Design c6502, start of the top module:
module c6502
(
    input               clock,
    input               ce,
    input               reset_n,
    output      [15:0]  address,
    input       [ 7:0]  in,
    output reg  [ 7:0]  out,
    output reg          we
);
assign address = cp ? ab : pc;
localparam
    LDC = 0,
    ZP  = 1,    ZPX = 2,    ZPY = 3,
    ABS = 4,    ABX = 5,    ABY = 6,    ABZ = 7,
    IX  = 8,    IX2 = 9,    IX3 = 10,
    IY  = 11,   IY2 = 12,   IY3 = 13,
    RUN = 14,   BRA = 15,
    JP1 = 16,   JP2 = 17,
    JND = 18,   TRM = 19,   POP = 20,   JSR = 21,
    RTS = 22;
localparam
    ORA = 0,    AND = 1,    EOR = 2,    ADC = 3,
    STA = 4,    LDA = 5,    CMP = 6,    SBC = 7,
    ASL = 8,    ROL = 9,    LSR = 10,   ROR = 11,
    BIT = 13,   DEC = 14,   INC = 15;
localparam
    DST_A = 0,  DST_X = 1,  DST_Y = 2,  DST_S = 3,
    SRC_D = 0,  SRC_X = 1,  SRC_Y = 2,  SRC_A = 3;
reg [ 7:0]  a, x, y, s, p;
reg         cp;
reg [ 4:0]  t;           
reg [ 2:0]  m;           
reg [15:0]  ab, pc;
reg [ 7:0]  op, w;       
reg [ 3:0]  alu;         
reg [ 1:0]  dst, src;
wire [8:0] zpx = in + x;
wire [8:0] zpy = in + y;
wire [3:0] bra = {p[1], p[0], p[6], p[7]};  
wire [7:0] sn  = s + 1;
always @(posedge clock)
if (reset_n == 1'b0) begin
    p  <= 8'b01100001;
    t  <= 1'b0;
    cp <= 1'b0;
    pc <= 16'h0000;
    a  <= 8'h80;
    x  <= 8'hFE;
    y  <= 8'hDA;
    s  <= 8'h00;
    we <= 1'b0;
end
else if (ce) begin
    we  <= 1'b0;
    case (t)
    LDC: begin
        pc  <= pc + 1;
        m   <= 0;
        op  <= in;
        dst <= DST_A;
        src <= SRC_D;
        casex (in)
  ...
For scale: ~1800 cells after synthesis, roughly 130 flip-flops, roughly 36 I/O pins, roughly 14000 um^2 of cells after synthesis.
Settings: LEC_CHECK=0, CAP_MARGIN=20, CORE_MARGIN=10, CORE_UTILIZATION=54, CTS_CLUSTER_DIAMETER=389, CTS_CLUSTER_SIZE=98, PLACE_DENSITY=0.37, SETUP_SLACK_MARGIN=-0.65, SLEW_MARGIN=20, TNS_END_PERCENT=10; clock period 10.0 ns.
run.sh (not shown) runs the stock make flow with config.mk's settings and CLKGATE_MAP_FILE=.
Change:
==> flow/config.mk (replaced) <==
export PLATFORM = sky130hd
export DESIGN_NAME = c6502
export DESIGN_NICKNAME = c6502
export VERILOG_FILES = /design/flow/design.v
export SDC_FILE = /design/flow/constraint.sdc
export NUM_CORES = 4
export LEC_CHECK = 0
export CAP_MARGIN = 20
export CORE_MARGIN = 2
export CORE_UTILIZATION = 72
export SLEW_MARGIN = 20
==> flow/constraint.sdc (replaced) <==
create_clock -name core_clock -period 7.24 [get_ports {clock}]
set_input_delay 1.4480 -clock core_clock [delete_from_list [all_inputs] [get_ports {clock}]]
set_output_delay 1.4480 -clock core_clock [all_outputs]
set_load 0.01 [all_outputs]
Effect: Die size falls by about 37%. Final cell count falls by about 4.7%. Setup slack loses 1800 ps.
Change:
--- a/flow/config.mk
+++ b/flow/config.mk
@@ -8,4 +8,4 @@
 export CAP_MARGIN = 20
 export CORE_MARGIN = 2
-export CORE_UTILIZATION = 72
+export CORE_UTILIZATION = 63
 export SLEW_MARGIN = 20
==> flow/constraint.sdc (replaced) <==
create_clock -name core_clock -period 4.49 [get_ports {clock}]
set_input_delay 0.8980 -clock core_clock [delete_from_list [all_inputs] [get_ports {clock}]]
set_output_delay 0.8980 -clock core_clock [all_outputs]
set_load 0.01 [all_outputs]
Effect: The new run went through all stages and came out clean. Cell area increases by 6.1%. Clock power went up by about 40%. Sequential cell count does not change. Clock skew grows by 3.1 ps. Die area rises by 14%. Setup slack is worse by 890 ps. Routed wire length goes up by 7.4%.
Change:
--- a/flow/config.mk
+++ b/flow/config.mk
@@ -6,6 +6,7 @@
 export NUM_CORES = 4
 export LEC_CHECK = 0
+export ABC_AREA = 1
 export CAP_MARGIN = 20
 export CORE_MARGIN = 2
-export CORE_UTILIZATION = 63
+export CORE_UTILIZATION = 67
 export SLEW_MARGIN = 20
==> flow/constraint.sdc (replaced) <==
create_clock -name core_clock -period 6.77 [get_ports {clock}]
set_input_delay 1.3540 -clock core_clock [delete_from_list [all_inputs] [get_ports {clock}]]
set_output_delay 1.3540 -clock core_clock [all_outputs]
set_load 0.01 [all_outputs]
After rerunning:
- total power went down by a quarter to a third
- critical path depth rose by 11
- flip-flop count is unchanged
- area after synthesis hardly moves
Change:
--- a/flow/config.mk
+++ b/flow/config.mk
@@ -6,7 +6,10 @@
 export NUM_CORES = 4
 export LEC_CHECK = 0
-export ABC_AREA = 1
 export CAP_MARGIN = 20
 export CORE_MARGIN = 2
-export CORE_UTILIZATION = 67
+export CORE_UTILIZATION = 54
+export CTS_CLUSTER_DIAMETER = 225
+export CTS_CLUSTER_SIZE = 100
+export PLACE_DENSITY = 0.86
+export SETUP_SLACK_MARGIN = -0.65
 export SLEW_MARGIN = 20
==> flow/constraint.sdc (replaced) <==
create_clock -name core_clock -period 10.0 [get_ports {clock}]
set_input_delay 2.0000 -clock core_clock [delete_from_list [all_inputs] [get_ports {clock}]]
set_output_delay 2.0000 -clock core_clock [all_outputs]
set_load 0.01 [all_outputs]
=>
- final area falls by about 0.6%
- power falls by 36%
- routed wire length falls by about 12%
- setup slack gets better by 1400 ps
- count of clock-buffer cells in the layout rises by 2
- global-route usage falls by 14 points


The RTL this note starts from:
==> flow/design.v <==
module c6502
(
    input               clock,
    input               ce,
    input               reset_n,
    output      [15:0]  address,
    input       [ 7:0]  in,
    output reg  [ 7:0]  out,
    output reg          we
);
assign address = cp ? ab : pc;
localparam
    LDC = 0,
    ZP  = 1,    ZPX = 2,    ZPY = 3,
    ABS = 4,    ABX = 5,    ABY = 6,    ABZ = 7,
    IX  = 8,    IX2 = 9,    IX3 = 10,
    IY  = 11,   IY2 = 12,   IY3 = 13,
    RUN = 14,   BRA = 15,
    JP1 = 16,   JP2 = 17,
    JND = 18,   TRM = 19,   POP = 20,   JSR = 21,
    RTS = 22;
localparam
    ORA = 0,    AND = 1,    EOR = 2,    ADC = 3,
    STA = 4,    LDA = 5,    CMP = 6,    SBC = 7,
    ASL = 8,    ROL = 9,    LSR = 10,   ROR = 11,
    BIT = 13,   DEC = 14,   INC = 15;
localparam
    DST_A = 0,  DST_X = 1,  DST_Y = 2,  DST_S = 3,
    SRC_D = 0,  SRC_X = 1,  SRC_Y = 2,  SRC_A = 3;
reg [ 7:0]  a, x, y, s, p;
reg         cp;
reg [ 4:0]  t;           
reg [ 2:0]  m;           
reg [15:0]  ab, pc;
reg [ 7:0]  op, w;       
reg [ 3:0]  alu;         
reg [ 1:0]  dst, src;
wire [8:0] zpx = in + x;
wire [8:0] zpy = in + y;
wire [3:0] bra = {p[1], p[0], p[6], p[7]};  
wire [7:0] sn  = s + 1;
always @(posedge clock)
if (reset_n == 1'b0) begin
    p  <= 8'b01100001;
    t  <= 1'b0;
    cp <= 1'b0;
    pc <= 16'h0000;
    a  <= 8'h80;
    x  <= 8'hFE;
    y  <= 8'hDA;
    s  <= 8'h00;
    we <= 1'b0;
end
else if (ce) begin
    we  <= 1'b0;
    case (t)
    LDC: begin
        pc  <= pc + 1;
        m   <= 0;
        op  <= in;
        dst <= DST_A;
        src <= SRC_D;
        casex (in)
        8'b010_011_00: t <= JP1;  
        8'b011_011_00: t <= JND;  
        8'b001_000_00: t <= JSR;  
        8'b011_000_00: t <= RTS;  
        8'bxxx_000_x1: t <= IX;
        8'bxxx_010_x1,
        8'b1xx_000_x0: t <= RUN;  
        8'bxxx_100_x1: t <= IY;
        8'bxxx_110_x1: t <= ABY;
        8'bxxx_001_xx: t <= ZP;
        8'bxxx_011_xx,
        8'b001_000_00: t <= ABS;
        8'b10x_101_1x: t <= ZPY;
        8'bxxx_101_xx: t <= ZPX;
        8'b10x_111_1x: t <= ABY;
        8'bxxx_111_xx: t <= ABX;
        8'bxxx_100_00: t <= BRA;
        default:       t <= RUN;
        endcase
        casex (in)
        8'bxxx_xxx_01: begin alu <= in[7:5]; end
        8'b100_xx1_x0: begin alu <= STA; end
        8'b101_xx1_x0,
        8'b101_000_x0,
        8'b101_010_00,
        8'b10x_010_10,
        8'b100_110_00: begin alu <= LDA; end
        8'b11x_000_00,
        8'b11x_xx1_00: begin alu <= CMP; end
        8'b001_0x1_00: begin alu <= BIT; end
        8'b110_xx1_10,
        8'b100_010_00,
        8'b110_010_10: begin alu <= DEC; end
        8'b111_xx1_10,
        8'b11x_010_00: begin alu <= INC; end
        8'b00x_110_00: begin p[0] <= in[5]; t <= LDC; end  
        8'b01x_110_00: begin p[2] <= in[5]; t <= LDC; end  
        8'b101_110_00: begin p[6] <= 1'b0;  t <= LDC; end  
        8'b11x_110_00: begin p[3] <= in[5]; t <= LDC; end  
        8'b0xx_010_10: begin alu <= {1'b1, in[7:5]}; src <= SRC_A; end
        8'b0xx_xx1_10: begin alu <= {1'b1, in[7:5]}; end
        8'b111_010_10: begin t <= LDC; end
        8'b100_110_10: begin t <= LDC; s <= x; end
        8'b101_110_10: begin x <= s; p[7] <= s[7]; p[1] <= s == 0; t <= LDC; end
        8'b0x0_010_00: begin
            t   <= TRM;
            we  <= 1;
            cp  <= 1;
            out <= in[6] ? a : (p | 8'h30);
            ab  <= {8'h01, s};
            s   <= s - 1;
        end
        8'b0x1_010_00: begin t <= POP; cp <= 1; ab <= {8'h01, sn}; s <= sn; end
        8'b011_000_00: begin cp <= 1; ab <= {8'h01, sn}; end
        endcase
        casex (in)
        8'h86, 8'hA6, 8'hB6, 8'h96, 8'h8E, 8'hAE,
        8'hBE, 8'hA2, 8'hCA, 8'hE8, 8'h9A,
        8'hE0, 8'b111_xx1_00:
            dst <= DST_X;
        8'hA0, 8'h84, 8'hA4, 8'h88, 8'hC8,
        8'h8C, 8'hAC, 8'h94, 8'hB4, 8'hBC,
        8'hC0, 8'b110_xx1_00:
            dst <= DST_Y;
        endcase
        case (in)
        8'hE8, 8'hCA, 8'h8A: src <= SRC_X;  
        8'h88, 8'hC8, 8'h98: src <= SRC_Y;  
        8'hA8, 8'hAA: src <= SRC_A;  
        endcase
    end
    ZP:  begin t <= RUN; ab <= in;       cp <= 1; pc <= pc + 1; end
    ZPX: begin t <= RUN; ab <= zpx[7:0]; cp <= 1; pc <= pc + 1; end
    ZPY: begin t <= RUN; ab <= zpy[7:0]; cp <= 1; pc <= pc + 1; end
    ABS: begin t <= ABZ; pc <= pc + 1; ab <= in; end
    ABX: begin t <= ABZ; pc <= pc + 1; ab <= zpx; end
    ABY: begin t <= ABZ; pc <= pc + 1; ab <= zpy; end
    ABZ: begin t <= RUN; pc <= pc + 1; ab[15:8] <= ab[15:8] + in; cp <= 1; end
    IX:  begin t <= IX2; pc <= pc + 1; cp <= 1; ab <= zpx[7:0]; end
    IY:  begin t <= IY2; pc <= pc + 1; cp <= 1; ab <= in; end
    IX2: begin t <= IX3; w  <= in; ab[7:0] <= ab[7:0] + 1; end
    IY2: begin t <= IY3; w  <= in; ab[7:0] <= ab[7:0] + 1; end
    IX3: begin t <= RUN; ab <= {in, w}; end
    IY3: begin t <= RUN; ab <= {in, w} + y; end
    BRA: begin t <= LDC; pc <= pc + 1 + ((bra[op[7:6]] == op[5]) ? {{8{in[7]}}, in[7:0]} : 0); end
    JP1: begin t <= JP2; pc <= pc + 1; w <= in; end
    JP2: begin t <= LDC; pc <= {in, w}; end
    JND: case (m)
        0: begin m <= 1;   ab[ 7:0] <= in; pc <= pc + 1; end
        1: begin m <= 2;   ab[15:8] <= in; pc <= pc + 1; cp <= 1; end
        2: begin m <= 3;   pc[ 7:0] <= in; ab[7:0] <= ab[7:0] + 1; end
        3: begin t <= LDC; pc[15:8] <= in; cp <= 0; end
    endcase
    POP: begin t <= LDC; cp <= 0; if (op[6]) begin a <= in; p[7] <= in[7]; p[1] <= in == 0; end else p <= in; end
    JSR: case (m)
        0: begin m <= 1; w  <= in; pc <= pc + 1; end
        1: begin m <= 2; we <= 1; out <= pc[15:8]; ab      <= {8'h01, s};  pc[15:8] <= in; cp <= 1;end
        2: begin m <= 3; we <= 1; out <= pc[ 7:0]; ab[7:0] <= ab[7:0] - 1; pc[7:0]  <= w;  end
        3: begin t <= LDC; cp <= 0; s <= s - 2; end
    endcase
    RTS: case (m)
        0: begin m <= 1;   pc[7:0] <= in; ab[7:0] <= ab[7:0] + 1; end
        1: begin t <= LDC; pc <= {in, pc[7:0]} + 1; s <= s + 2; cp <= 0; end
    endcase
    RUN: begin
        cp <= 0;
        t  <= LDC;
        casex (op) 8'bxxx_010_x1, 8'b1xx_000_x0: pc <= pc + 1; endcase
        casex (op)
            8'b100_xxx_01,
            8'b100_xx1_x0: begin t <= TRM; out <= R; we <= 1'b1; cp <= 1'b1; end
            8'bxxx_xxx_01,
            8'b0xx_010_10,
            8'b100_010_10,
            8'b100_110_00: begin a <= R; p <= F; end
            8'b101_xx1_00,
            8'b101_000_00,
            8'b1x0_010_00,
            8'b101_010_00: begin y <= R; p <= F; end
            8'b101_xx1_10,
            8'b101_000_10,
            8'b111_010_00,
            8'b110_010_10,
            8'b101_010_10: begin x <= R; p <= F; end
            8'b0xx_xx1_10,
            8'b11x_xx1_10: begin t <= TRM; out <= R; we <= 1'b1; cp <= 1'b1; p <= F; end
            8'b110_xxx_01,
            8'b11x_000_00,
            8'b11x_xx1_00,
            8'b001_0x1_00: begin p <= F; end
        endcase
    end
    TRM: begin cp <= 0; t <= LDC; end
    endcase
end
wire [7:0] op1 =
    dst == DST_A ? a :
    dst == DST_X ? x :
    dst == DST_Y ? y : s;
wire [7:0] op2 =
    src == SRC_A ? a :
    src == SRC_X ? x :
    src == SRC_Y ? y : in;
wire [8:0] R =
    alu == ORA ? op1 | op2 :
    alu == AND ? op1 & op2 :
    alu == EOR ? op1 ^ op2 :
    alu == ADC ? op1 + op2 + cin :
    alu == STA ? op1 :
    alu == LDA ? op2 :
    alu == CMP ? op1 - op2 :
    alu == SBC ? op1 - op2 - !cin :
    alu == ASL ? {op2[6:0], 1'b0} :
    alu == ROL ? {op2[6:0], cin} :
    alu == LSR ? {1'b0, op2[7:1]} :
    alu == ROR ? {cin, op2[7:1]} :
    alu == BIT ? op1 & op2 :
    alu == DEC ? op2 - 1 :
    alu == INC ? op2 + 1 : 0;
wire sign  =  R[7];         
wire zero  = ~|R[7:0];      
wire oadc  = (op1[7] ^ op2[7] ^ 1'b1) & (op1[7] ^ R[7]);
wire osbc  = (op1[7] ^ op2[7] ^ 1'b0) & (op1[7] ^ R[7]);
wire cin   =  p[0];
wire carry =  R[8];
wire [7:0] F =
    alu == ADC ? {sign, oadc, p[5:2], zero,  carry} :
    alu == CMP ? {sign,       p[6:2], zero, ~carry} :
    alu == SBC ? {sign, osbc, p[5:2], zero, ~carry} :
    alu == ASL || alu == ROL ? {sign, p[6:2], zero, op2[7]} :
    alu == LSR || alu == ROR ? {sign, p[6:2], zero, op2[0]} :
    alu == BIT ? {op2[7:6], p[5:2], zero, p[0]} :
                 {sign,     p[6:2], zero, p[0]};
endmodule
clock: 10.7 ns
lec_check: 0
cap_margin: 20
cell_pad_in_sites_global_placement: 2
core_aspect_ratio: 0.5
core_margin: 4
core_utilization: 46
cts_cluster_diameter: 283
cts_cluster_size: 99
gpl_timing_driven: 1
max_routing_layer: met4
place_density: 0.38
slew_margin: 25
tns_end_percent: 25
Change:
==> flow/config.mk (replaced) <==
export PLATFORM = sky130hd
export DESIGN_NAME = c6502
export DESIGN_NICKNAME = c6502
export VERILOG_FILES = /design/flow/design.v
export SDC_FILE = /design/flow/constraint.sdc
export NUM_CORES = 4
export LEC_CHECK = 0
export CAP_MARGIN = 20
export CORE_MARGIN = 7
export CORE_UTILIZATION = 40
export SETUP_SLACK_MARGIN = -0.02
export SLEW_MARGIN = 35
==> flow/constraint.sdc (replaced) <==
create_clock -name core_clock -period 4.49 [get_ports {clock}]
set_input_delay 0.8980 -clock core_clock [delete_from_list [all_inputs] [get_ports {clock}]]
set_output_delay 0.8980 -clock core_clock [all_outputs]
set_load 0.01 [all_outputs]
The changed run finished clean.
Sequential power came out higher by 140%.
Setup slack degrades by 3.3 ns.
Power came out higher by about 150%.
Non-clock buffer count came out higher by 118.
Area after synthesis does not change.
Change:
--- a/flow/config.mk
+++ b/flow/config.mk
@@ -6,7 +6,10 @@
 export NUM_CORES = 4
 export LEC_CHECK = 0
-export CAP_MARGIN = 20
+export CAP_MARGIN = 35
 export CORE_MARGIN = 7
-export CORE_UTILIZATION = 40
+export CORE_UTILIZATION = 36
+export CTS_CLUSTER_DIAMETER = 218
+export GPL_ROUTABILITY_DRIVEN = 0
 export SETUP_SLACK_MARGIN = -0.02
-export SLEW_MARGIN = 35
+export SLEW_MARGIN = 30
+export TNS_END_PERCENT = 80
==> flow/constraint.sdc (replaced) <==
create_clock -name core_clock -period 4.98 [get_ports {clock}]
set_input_delay 0.9960 -clock core_clock [delete_from_list [all_inputs] [get_ports {clock}]]
set_output_delay 0.9960 -clock core_clock [all_outputs]
set_load 0.01 [all_outputs]
Combinational power went down by roughly a tenth.
Worst setup slack degrades by 0.017 ns.
Clock-buffer cell count went up by 1.
Total power went down by roughly a tenth.
Sequential power went down by roughly a tenth.
Register-to-register slack improves by 0.19 ns.
Hold slack degrades by 0.0082 ns.
Via count went down slightly.
Final area went down slightly.
Wire length went down by a few percent.
Die area went up by roughly a tenth.
Change:
==> flow/config.mk (replaced) <==
export PLATFORM = sky130hd
export DESIGN_NAME = c6502
export DESIGN_NICKNAME = c6502
export VERILOG_FILES = /design/flow/design.v
export SDC_FILE = /design/flow/constraint.sdc
export NUM_CORES = 4
export LEC_CHECK = 0
export ABC_AREA = 1
export CAP_MARGIN = 20
export CORE_MARGIN = 2
export CORE_UTILIZATION = 71
export PLACE_DENSITY_LB_ADDON = 0.02
export SLEW_MARGIN = 20
export TNS_END_PERCENT = 5
==> flow/constraint.sdc (replaced) <==
create_clock -name core_clock -period 4.02 [get_ports {clock}]
set_input_delay 0.8040 -clock core_clock [delete_from_list [all_inputs] [get_ports {clock}]]
set_output_delay 0.8040 -clock core_clock [all_outputs]
set_load 0.01 [all_outputs]
After rerunning: The new run went through all stages and came out clean; clock skew hardly moves; combinational power goes up by 48%; cell area goes up by 0.95%; global-route usage goes up by 32 points; power goes up by 35%.
No activity file was given, so power comes from the tool's default toggle rates.
